==> flow/design.v (excerpt) <==
module shuzizhong(
    input wire clk1,         
    input wire reset,        
    input wire ah1,          
    input wire am1,          
    input wire alarm1,       
    input wire en,           
    input wire naozhong,     
    output wire [0:6] shi,       
    output wire [0:6] ge,        
    output wire [0:6] min_shi,   
    output wire [0:6] min_ge,    
    output wire [0:6] sec_shi,   
    output wire [0:6] sec_ge,    
    output wire daodian,     
    output wire audio        
);
clock: 14.6 ns
lec_check: 0
cap_margin: 5
cell_pad_in_sites_detail_placement: 0
core_margin: 2
core_utilization: 72
cts_cluster_diameter: 377
hold_slack_margin: 0.03
max_routing_layer: met5
place_density_lb_addon: 0.24
setup_slack_margin: -0.78
slew_margin: 20
run.sh (not shown) runs the stock make flow with config.mk's settings and CLKGATE_MAP_FILE=.
The baseline finished but failed the layout checks on negative setup slack.
Change:
CORE_UTILIZATION = 68   (was 72)
PLACE_DENSITY_LB_ADDON = unset   (was 0.24)
clock period = 12.4 ns   (was 14.6 ns; I/O delays follow)
Outcome:
- The new run completed and failed the layout checks on negative setup slack
- count of clock-buffer cells in the layout increases by 1
- routed wire length increases by about 1.5%
- final cell count increases by about 7%
- setup slack degrades by 1600 ps
- non-clock buffer count increases by 149
- cell area increases by 7.5%
- via count increases by 0.97%
- total power increases by 15%
- sequential cell count is unchanged
- synthesized cell count stays the same
Change:
ABC_AREA = 1   (was unset)
CAP_MARGIN = 20   (was 5)
CELL_PAD_IN_SITES_DETAIL_PLACEMENT = unset   (was 0)
CTS_CLUSTER_DIAMETER = 201   (was 377)
HOLD_SLACK_MARGIN = unset   (was 0.03)
MAX_ROUTING_LAYER = unset   (was met5)
SETUP_SLACK_MARGIN = unset   (was -0.78)
clock period = 13.2 ns   (was 12.4 ns; I/O delays follow)
After rerunning: With this change the flow finished with timing, DRC and antenna clean. Register-to-register slack improved by 2700 ps. Routed wire length is lower by 7.7%. Design area is lower by 6.3%. Die area is higher by 3.0%. Setup slack improved by 2500 ps.
Change:
CORE_UTILIZATION = 70   (was 68)
CTS_CLUSTER_DIAMETER = 196   (was 201)
clock period = 10.7 ns   (was 13.2 ns; I/O delays follow)
- The changed run ran to the end with violations: negative setup slack
- non-clock buffer count came out higher by 211
- sequential power rises by a quarter to a third
- worst setup slack degrades by 2200 ps
- design area rises by about a fifth

========
Starting RTL as in the previous note.
==> flow/config.mk <==
export PLATFORM = sky130hd
export DESIGN_NAME = shuzizhong
export DESIGN_NICKNAME = shuzizhong
export VERILOG_FILES = /design/flow/design.v
export SDC_FILE = /design/flow/constraint.sdc
export NUM_CORES = 4
export LEC_CHECK = 0
export ABC_AREA = 1
export CAP_MARGIN = 30
export CELL_PAD_IN_SITES_DETAIL_PLACEMENT = 0
export CORE_MARGIN = 2
export CORE_UTILIZATION = 70
export HOLD_SLACK_MARGIN = 0.03
export MAX_ROUTING_LAYER = met4
export PLACE_DENSITY = 0.64
export SLEW_MARGIN = 20
==> flow/constraint.sdc <==
create_clock -name core_clock -period 11.8 [get_ports {clk1}]
set_input_delay 2.3600 -clock core_clock [delete_from_list [all_inputs] [get_ports {clk1}]]
set_output_delay 2.3600 -clock core_clock [all_outputs]
set_load 0.01 [all_outputs]
The starting point completed, yet does not pass: setup timing.
Then changed:
--- a/flow/config.mk
+++ b/flow/config.mk
@@ -9 +9 @@
-export CAP_MARGIN = 30
+export CAP_MARGIN = 40
@@ -12,0 +13,2 @@
+export CTS_CLUSTER_DIAMETER = 231
+export CTS_CLUSTER_SIZE = 15
@@ -15 +17 @@
-export PLACE_DENSITY = 0.64
+export SETUP_SLACK_MARGIN = 2.8
==> flow/constraint.sdc (replaced) <==
create_clock -name core_clock -period 10.7 [get_ports {clk1}]
set_input_delay 2.1400 -clock core_clock [delete_from_list [all_inputs] [get_ports {clk1}]]
set_output_delay 2.1400 -clock core_clock [all_outputs]
set_load 0.01 [all_outputs]
This time the run aborted during global routing (5_1_grt).
Synthesized area is unchanged.
Synthesized cell count does not change.
Die size stays the same.
Then changed:
--- a/flow/config.mk
+++ b/flow/config.mk
@@ -9,2 +9 @@
-export CAP_MARGIN = 40
-export CELL_PAD_IN_SITES_DETAIL_PLACEMENT = 0
+export CAP_MARGIN = 20
@@ -13,5 +12,3 @@
-export CTS_CLUSTER_DIAMETER = 231
-export CTS_CLUSTER_SIZE = 15
-export HOLD_SLACK_MARGIN = 0.03
-export MAX_ROUTING_LAYER = met4
-export SETUP_SLACK_MARGIN = 2.8
+export CTS_CLUSTER_DIAMETER = 196
+export CTS_CLUSTER_SIZE = 39
+export SETUP_SLACK_MARGIN = -0.4
With this change the flow ran to the end with violations: setup timing.
Area after synthesis stays the same.
Die size stays the same.
Synthesized cell count does not change.
Then changed:
--- a/flow/config.mk
+++ b/flow/config.mk
@@ -12,3 +12,2 @@
-export CTS_CLUSTER_DIAMETER = 196
-export CTS_CLUSTER_SIZE = 39
-export SETUP_SLACK_MARGIN = -0.4
+export CTS_CLUSTER_DIAMETER = 201
+export SETUP_SLACK_MARGIN = 0.77
Outcome: The changed run produced a layout that fails on setup timing; cell count rises by 2.3%; final area climbs by 4.8%; clock skew stays flat; area after synthesis is unchanged; setup slack got worse by 0.34 ns; routed wire length went up by 26%; critical path depth fell by 5; utilization climbs by 4.3 points.
Then changed:
--- a/flow/config.mk
+++ b/flow/config.mk
@@ -9 +9,2 @@
-export CAP_MARGIN = 20
+export CAP_MARGIN = 30
+export CELL_PAD_IN_SITES_DETAIL_PLACEMENT = 0
@@ -12,2 +13,5 @@
-export CTS_CLUSTER_DIAMETER = 201
-export SETUP_SLACK_MARGIN = 0.77
+export CTS_CLUSTER_DIAMETER = 231
+export CTS_CLUSTER_SIZE = 15
+export HOLD_SLACK_MARGIN = 0.03
+export MAX_ROUTING_LAYER = met5
+export SETUP_SLACK_MARGIN = -0.45
Effect: The new run finished with setup timing left. Count of clock-buffer cells in the layout does not change. Cell area went down by a few percent. Worst hold slack loses 0.019 ns. Clock skew hardly moves.

========
shuzizhong again, from the RTL that the note above started with.
==> flow/config.mk <==
export PLATFORM = sky130hd
export DESIGN_NAME = shuzizhong
export DESIGN_NICKNAME = shuzizhong
export VERILOG_FILES = /design/flow/design.v
export SDC_FILE = /design/flow/constraint.sdc
export NUM_CORES = 4
export LEC_CHECK = 0
export CAP_MARGIN = 10
export CELL_PAD_IN_SITES_GLOBAL_PLACEMENT = 2
export CORE_ASPECT_RATIO = 0.52
export CORE_MARGIN = 2
export CORE_UTILIZATION = 17
export GPL_TIMING_DRIVEN = 0
export MIN_ROUTING_LAYER = met1
export SLEW_MARGIN = 20
==> flow/constraint.sdc <==
create_clock -name core_clock -period 25.0 [get_ports {clk1}]
set_input_delay 5.0000 -clock core_clock [delete_from_list [all_inputs] [get_ports {clk1}]]
set_output_delay 5.0000 -clock core_clock [all_outputs]
set_load 0.01 [all_outputs]
The starting point went through all stages and came out clean.
Next try:
Settings changed: CAP_MARGIN 10 to 35, CELL_PAD_IN_SITES_GLOBAL_PLACEMENT 2 to unset, CORE_ASPECT_RATIO 0.52 to unset, CORE_UTILIZATION 17 to 40, GPL_ROUTABILITY_DRIVEN set to 0, GPL_TIMING_DRIVEN 0 to unset, HOLD_SLACK_MARGIN set to 0.27, MIN_ROUTING_LAYER met1 to unset.
The new run produced a clean layout.
Die area went down by well over a third.
Power went down by a few percent.
Non-clock buffer count went down by 44.
Synthesized area is unchanged.
Combinational power barely changes.
Fmax went up by about a fifth.
Wire length went down by about a fifth.
Via count went down by a few percent.
Clock power went down by a few percent.
Next try:
Settings changed: ABC_AREA set to 1, CORE_MARGIN 2 to 9, SETUP_SLACK_MARGIN set to 1.64, SLEW_MARGIN 20 to 5, TNS_END_PERCENT set to 40.
=>
- combinational power rises to 12 times its value
- clock power rises by 18%
- power rises by 51%
- register-to-register slack gains 3400 ps
Next try:
Settings changed: ABC_AREA 1 to unset, CAP_MARGIN 35 to 10, CELL_PAD_IN_SITES_DETAIL_PLACEMENT set to 1, CELL_PAD_IN_SITES_GLOBAL_PLACEMENT set to 2, CORE_ASPECT_RATIO set to 0.52, CORE_MARGIN 9 to 2, CORE_UTILIZATION 40 to 17, GPL_ROUTABILITY_DRIVEN 0 to unset, GPL_TIMING_DRIVEN set to 1, HOLD_SLACK_MARGIN 0.27 to unset, MIN_ROUTING_LAYER set to met2, SETUP_SLACK_MARGIN 1.64 to unset, SLEW_MARGIN 5 to 20, TNS_END_PERCENT 40 to unset.
Effect: Area after synthesis goes down by 3.0%; critical path depth increases by 44; wire length is higher by 50%; utilization fell by 25 points; clock power shrinks by 7.2%; first-iteration DRC count increases by 140%; worst setup slack degrades by 4700 ps; hold slack is better by 25 ps; total power falls by 31%; via count rose by 37%.

========
Starting RTL as in the previous note.
clock: 11.2 ns
lec_check: 0
abc_area: 1
cap_margin: 20
core_margin: 2
core_utilization: 72
cts_cluster_diameter: 392
cts_cluster_size: 95
place_density: 0.4
setup_slack_margin: 2.72
slew_margin: 20
tns_end_percent: 10
The first run completed, yet does not pass: negative setup slack.
Edit:
==> flow/config.mk (replaced) <==
export PLATFORM = sky130hd
export DESIGN_NAME = shuzizhong
export DESIGN_NICKNAME = shuzizhong
export VERILOG_FILES = /design/flow/design.v
export SDC_FILE = /design/flow/constraint.sdc
export NUM_CORES = 4
export LEC_CHECK = 0
export ABC_AREA = 1
export CAP_MARGIN = 20
export CORE_MARGIN = 2
export CORE_UTILIZATION = 69
export SLEW_MARGIN = 20
==> flow/constraint.sdc (replaced) <==
create_clock -name core_clock -period 29.8 [get_ports {clk1}]
set_input_delay 5.9600 -clock core_clock [delete_from_list [all_inputs] [get_ports {clk1}]]
set_output_delay 5.9600 -clock core_clock [all_outputs]
set_load 0.01 [all_outputs]
After rerunning:
- This time the run finished clean
- power shrinks by about 70%
- area after synthesis stays the same
- clock-buffer cell count falls by 1
- via count came out lower by 26%
- cell area drops by 16%
- clock power went down by about 70%
- hold slack got worse by 0.031 ns
- clock skew fell by 0.0061 ns
- global-route usage shrinks by 10 points
Power and IR drop assume default switching activity.
